==> flow/design.v (excerpt) <==
module div (
    input wire clk,
    input wire rst_n,
    input wire [32-1:0] dividend_i,     
    input wire [32-1:0] divisor_i,      
    input wire                       start_i,        
    input wire                       ctrl_ready_i,   
    input wire [                3:0] op_i,           
    output reg [32-1:0] result_o,   
    output reg busy_o,   
    output reg valid_o   
);
    typedef enum logic [3:0] {
        STATE_IDLE  = 4'b0001,
        STATE_START = 4'b0010,
        STATE_CALC  = 4'b0100,
        STATE_END   = 4'b1000
    } state_t;
    state_t state;
    reg [32-1:0] dividend_r;
    reg [32-1:0] divisor_r;
    reg [3:0] op_r;
    reg [31:0] count;
    reg [32-1:0] div_result;
    reg [32-1:0] div_remain;
    reg [32-1:0] minuend;
    reg invert_result;
    wire op_div = op_r[0];
    wire op_divu = op_r[1];
    wire op_rem = op_r[2];
    wire op_remu = op_r[3];
    wire [31:0] dividend_invert = (-dividend_r);
    wire [31:0] divisor_invert = (-divisor_r);
    wire minuend_ge_divisor = minuend >= divisor_r;
    wire [31:0] minuend_sub_res = minuend - divisor_r;
    wire [31:0] div_result_tmp = minuend_ge_divisor ? ({div_result[30:0], 1'b1}) : ({div_result[30:0], 1'b0});
    wire [31:0] minuend_tmp = minuend_ge_divisor ? minuend_sub_res[30:0] : minuend[30:0];
    wire [31:0] dividend_abs = dividend_r[31] ? -dividend_r : dividend_r;
    wire [31:0] divisor_abs = divisor_r[31] ? -divisor_r : divisor_r;
    always @(posedge clk) begin
        if (!rst_n) begin
            state         <= STATE_IDLE;
            result_o      <= 32'h0;
            div_result    <= 32'h0;
            div_remain    <= 32'h0;
            op_r          <= 4'h0;
            dividend_r    <= 32'h0;
            divisor_r     <= 32'h0;
            minuend       <= 32'h0;
            invert_result <= 1'b0;
            busy_o        <= 1'b0;
            valid_o       <= 1'b0;
            count         <= 32'h0;
        end else begin
            case (state)
                STATE_IDLE: begin
                    if (ctrl_ready_i) begin
                        valid_o <= 1'b0;
                        if (start_i == 1'b1) begin
  ...
Settings: LEC_CHECK=0, ABC_AREA=1, CAP_MARGIN=20, CORE_ASPECT_RATIO=1.86, CORE_MARGIN=5, CORE_UTILIZATION=40, CTS_CLUSTER_DIAMETER=192, GPL_ROUTABILITY_DRIVEN=0, MAX_ROUTING_LAYER=met4, SLEW_MARGIN=20; clock period 8.0 ns.
run.sh (not shown) runs the stock make flow with config.mk's settings and CLKGATE_MAP_FILE=.
Rerun with:
==> flow/config.mk (replaced) <==
export PLATFORM = sky130hd
export DESIGN_NAME = div
export DESIGN_NICKNAME = div
export VERILOG_FILES = /design/flow/design.v
export SDC_FILE = /design/flow/constraint.sdc
export NUM_CORES = 4
export LEC_CHECK = 0
export CAP_MARGIN = 20
export CORE_MARGIN = 2
export CORE_UTILIZATION = 40
export PLACE_DENSITY = 0.65
export SLEW_MARGIN = 20
==> flow/constraint.sdc (replaced) <==
create_clock -name core_clock -period 6.68 [get_ports {clk}]
set_input_delay 1.3360 -clock core_clock [delete_from_list [all_inputs] [get_ports {clk}]]
set_output_delay 1.3360 -clock core_clock [all_outputs]
set_load 0.01 [all_outputs]
Design area came out lower by about a fifth.
Sequential share of layout area grows by 3.8 points.
Wire length fell by about a fifth.
Cell count falls by a quarter to a third.
Total power drops by roughly a tenth.
Synthesized area is lower by about a fifth.
Register-to-register slack loses 2.3 ns.
Global-route usage is about the same.
Core utilization grows by 2.1 points.

---

== garnet ==
div again, from the RTL that the note above started with.
export LEC_CHECK = 0
export CAP_MARGIN = 20
export CELL_PAD_IN_SITES_GLOBAL_PLACEMENT = 2
export CORE_ASPECT_RATIO = 1.77
export CORE_MARGIN = 2
export CORE_UTILIZATION = 44
export GPL_ROUTABILITY_DRIVEN = 0
export GPL_TIMING_DRIVEN = 1
export HOLD_SLACK_MARGIN = 0.14
export MAX_ROUTING_LAYER = met4
export PLACE_DENSITY_LB_ADDON = 0.12
export SETUP_SLACK_MARGIN = 1.18
export SLEW_MARGIN = 15
export TNS_END_PERCENT = 80
create_clock -name core_clock -period 5.89 [get_ports {clk}]
> inputs changed (garnet -> onyx)
==> flow/config.mk <==
export PLATFORM = sky130hd
export DESIGN_NAME = div
export DESIGN_NICKNAME = div
export VERILOG_FILES = /design/flow/design.v
export SDC_FILE = /design/flow/constraint.sdc
export NUM_CORES = 4
export LEC_CHECK = 0
export CAP_MARGIN = 20
export CORE_MARGIN = 2
export CORE_UTILIZATION = 40
export MAX_ROUTING_LAYER = met4
export SETUP_SLACK_MARGIN = 0.8
export SLEW_MARGIN = 20
export TNS_END_PERCENT = 75
==> flow/constraint.sdc <==
create_clock -name core_clock -period 8.0 [get_ports {clk}]
set_input_delay 1.6000 -clock core_clock [delete_from_list [all_inputs] [get_ports {clk}]]
set_output_delay 1.6000 -clock core_clock [all_outputs]
set_load 0.01 [all_outputs]
- Against garnet, onyx comes in 7.1 points lower on post-route fraction of the period consumed by the critical path.
- Compared with garnet, onyx supports a lower clock frequency.
- When onyx is measured against garnet, its number of nets in the layout turns out 5.2% lower.
- onyx vs garnet — switching power of the nets dropped 31%.
- [onyx] floorplan core area rose 3300 sq um relative to garnet
- For smallest hold slack, onyx and garnet come out practically identical.
- Side by side, core utilization turned out lower in onyx than in garnet.
Setup changes, onyx to nickel
--- a/flow/config.mk
+++ b/flow/config.mk
@@ -8,7 +8,6 @@
 export CAP_MARGIN = 20
 export CORE_MARGIN = 2
-export CORE_UTILIZATION = 40
-export MAX_ROUTING_LAYER = met4
-export SETUP_SLACK_MARGIN = 0.8
+export CORE_UTILIZATION = 72
+export CTS_CLUSTER_SIZE = 41
+export PLACE_DENSITY = 0.65
 export SLEW_MARGIN = 20
-export TNS_END_PERCENT = 75
==> flow/constraint.sdc <==
create_clock -name core_clock -period 5.94 [get_ports {clk}]
set_input_delay 1.1880 -clock core_clock [delete_from_list [all_inputs] [get_ports {clk}]]
set_output_delay 1.1880 -clock core_clock [all_outputs]
set_load 0.01 [all_outputs]
--- outcome ---
- Number of placement rows for nickel: 18 down relative to onyx
- Summary of nickel over onyx: hold slack up 20 ps; routing usage on met1 up 17 points; fraction of the core area covered by cells at the end of the flow up 37 points.
- onyx reports its busiest layer in global routing as met1 while nickel reports met2.
## Diff of input files: zinc against nickel
--- a/flow/config.mk
+++ b/flow/config.mk
@@ -9,5 +9,6 @@
 export CORE_MARGIN = 2
 export CORE_UTILIZATION = 72
-export CTS_CLUSTER_SIZE = 41
-export PLACE_DENSITY = 0.65
+export CTS_CLUSTER_DIAMETER = 28
+export PLACE_DENSITY_LB_ADDON = 0.24
 export SLEW_MARGIN = 20
+export TNS_END_PERCENT = 5
==> flow/constraint.sdc <==
create_clock -name core_clock -period 5.43 [get_ports {clk}]
set_input_delay 1.0860 -clock core_clock [delete_from_list [all_inputs] [get_ports {clk}]]
set_output_delay 1.0860 -clock core_clock [all_outputs]
set_load 0.01 [all_outputs]
[summary]
In zinc the implementation completed, yet the final layout does not meet the checks, the culprit being negative setup slack.
Overall power consumption went up by more than a quarter going from nickel to zinc.
From nickel to zinc the numbers moved as follows: routed wire length grew by 20%; synthesized chip area reported by yosys held steady; hold slack held steady; global-route usage grew by 8.3 points.

---

div again, from the RTL that the note above started with.
Design div, start of the top module:
module div (
    input wire clk,
    input wire rst_n,
    input wire [32-1:0] dividend_i,     
    input wire [32-1:0] divisor_i,      
    input wire                       start_i,        
    input wire                       ctrl_ready_i,   
    input wire [                3:0] op_i,           
    output reg [32-1:0] result_o,   
    output reg busy_o,   
    output reg valid_o   
);
    typedef enum logic [3:0] {
        STATE_IDLE  = 4'b0001,
        STATE_START = 4'b0010,
        STATE_CALC  = 4'b0100,
        STATE_END   = 4'b1000
    } state_t;
    state_t state;
    reg [32-1:0] dividend_r;
    reg [32-1:0] divisor_r;
    reg [3:0] op_r;
    reg [31:0] count;
    reg [32-1:0] div_result;
    reg [32-1:0] div_remain;
    reg [32-1:0] minuend;
    reg invert_result;
    wire op_div = op_r[0];
    wire op_divu = op_r[1];
    wire op_rem = op_r[2];
    wire op_remu = op_r[3];
    wire [31:0] dividend_invert = (-dividend_r);
    wire [31:0] divisor_invert = (-divisor_r);
    wire minuend_ge_divisor = minuend >= divisor_r;
    wire [31:0] minuend_sub_res = minuend - divisor_r;
    wire [31:0] div_result_tmp = minuend_ge_divisor ? ({div_result[30:0], 1'b1}) : ({div_result[30:0], 1'b0});
    wire [31:0] minuend_tmp = minuend_ge_divisor ? minuend_sub_res[30:0] : minuend[30:0];
    wire [31:0] dividend_abs = dividend_r[31] ? -dividend_r : dividend_r;
  ...
==> flow/config.mk <==
export PLATFORM = sky130hd
export DESIGN_NAME = div
export DESIGN_NICKNAME = div
export VERILOG_FILES = /design/flow/design.v
export SDC_FILE = /design/flow/constraint.sdc
export NUM_CORES = 4
export LEC_CHECK = 0
export CAP_MARGIN = 20
export CELL_PAD_IN_SITES_DETAIL_PLACEMENT = 0
export CELL_PAD_IN_SITES_GLOBAL_PLACEMENT = 0
export CORE_ASPECT_RATIO = 1.15
export CORE_MARGIN = 2
export CORE_UTILIZATION = 44
export CTS_CLUSTER_SIZE = 51
export GPL_TIMING_DRIVEN = 1
export MAX_ROUTING_LAYER = met4
export MIN_ROUTING_LAYER = met2
export PLACE_DENSITY = 0.5
export SETUP_SLACK_MARGIN = 0.89
export SLEW_MARGIN = 30
==> flow/constraint.sdc <==
create_clock -name core_clock -period 8.71 [get_ports {clk}]
set_input_delay 1.7420 -clock core_clock [delete_from_list [all_inputs] [get_ports {clk}]]
set_output_delay 1.7420 -clock core_clock [all_outputs]
set_load 0.01 [all_outputs]
The first run produced a clean layout.
Change:
CORE_ASPECT_RATIO = 1.81   (was 1.15)
CORE_UTILIZATION = 70   (was 44)
CTS_CLUSTER_SIZE = 85   (was 51)
MAX_ROUTING_LAYER = unset   (was met4)
MIN_ROUTING_LAYER = unset   (was met2)
PLACE_DENSITY = 0.64   (was 0.5)
SETUP_SLACK_MARGIN = 2.43   (was 0.89)
=> Total power fell by a few percent. Worst setup slack improved by 0.80 ns. Global-route usage came out lower by 3.2 points.
Change:
CORE_ASPECT_RATIO = 0.98   (was 1.81)
CORE_UTILIZATION = 72   (was 70)
PLACE_DENSITY = unset   (was 0.64)
PLACE_DENSITY_LB_ADDON = 0.07   (was unset)
SETUP_SLACK_MARGIN = -0.46   (was 2.43)
clock period = 5.07 ns   (was 8.71 ns; I/O delays follow)
The new run reached the layout checks and failed them: negative setup slack. Setup slack degrades by 3.1 ns. Combinational power rose by 110%. Cell count rose by 4.6%. Flip-flop count does not change. Total power rose by 85%. Hold slack is about the same. Die area fell by 2.9%. Core utilization rose by 7.9 points.
Change:
CORE_ASPECT_RATIO = 1.81   (was 0.98)
CORE_UTILIZATION = 56   (was 72)
PLACE_DENSITY = 0.5   (was unset)
PLACE_DENSITY_LB_ADDON = unset   (was 0.07)
SETUP_SLACK_MARGIN = 2.37   (was -0.46)
clock period = 8.71 ns   (was 5.07 ns; I/O delays follow)
After rerunning:
- With this change the flow finished with timing, DRC and antenna clean
- cell area fell by 6.8%
- worst hold slack gets better by 0.0050 ns
- sequential share of layout area is higher by 1.8 points
- non-clock buffer count goes down by 129
- utilization fell by 24 points
Change:
CELL_PAD_IN_SITES_DETAIL_PLACEMENT = unset   (was 0)
CELL_PAD_IN_SITES_GLOBAL_PLACEMENT = unset   (was 0)
CORE_ASPECT_RATIO = unset   (was 1.81)
CORE_UTILIZATION = 72   (was 56)
CTS_CLUSTER_DIAMETER = 27   (was unset)
CTS_CLUSTER_SIZE = 41   (was 85)
GPL_TIMING_DRIVEN = unset   (was 1)
PLACE_DENSITY = 0.65   (was 0.5)
SETUP_SLACK_MARGIN = 1.59   (was 2.37)
SLEW_MARGIN = 20   (was 30)
clock period = 5.94 ns   (was 8.71 ns; I/O delays follow)
Effect: The changed run never finished: it broke off in 5_1_grt with GRT-0232; synthesized cell count does not change; synthesized area is unchanged; die area went down by about a fifth.
Change:
CORE_UTILIZATION = 18   (was 72)
CTS_CLUSTER_DIAMETER = unset   (was 27)
CTS_CLUSTER_SIZE = unset   (was 41)
SETUP_SLACK_MARGIN = unset   (was 1.59)
clock period = 11.5 ns   (was 5.94 ns; I/O delays follow)
=>
- This time the run went through all stages and came out clean
- synthesized area does not change
- die area came out higher to 3.9 times its value
- synthesized cell count does not change
No activity file was given, so power comes from the tool's default toggle rates.
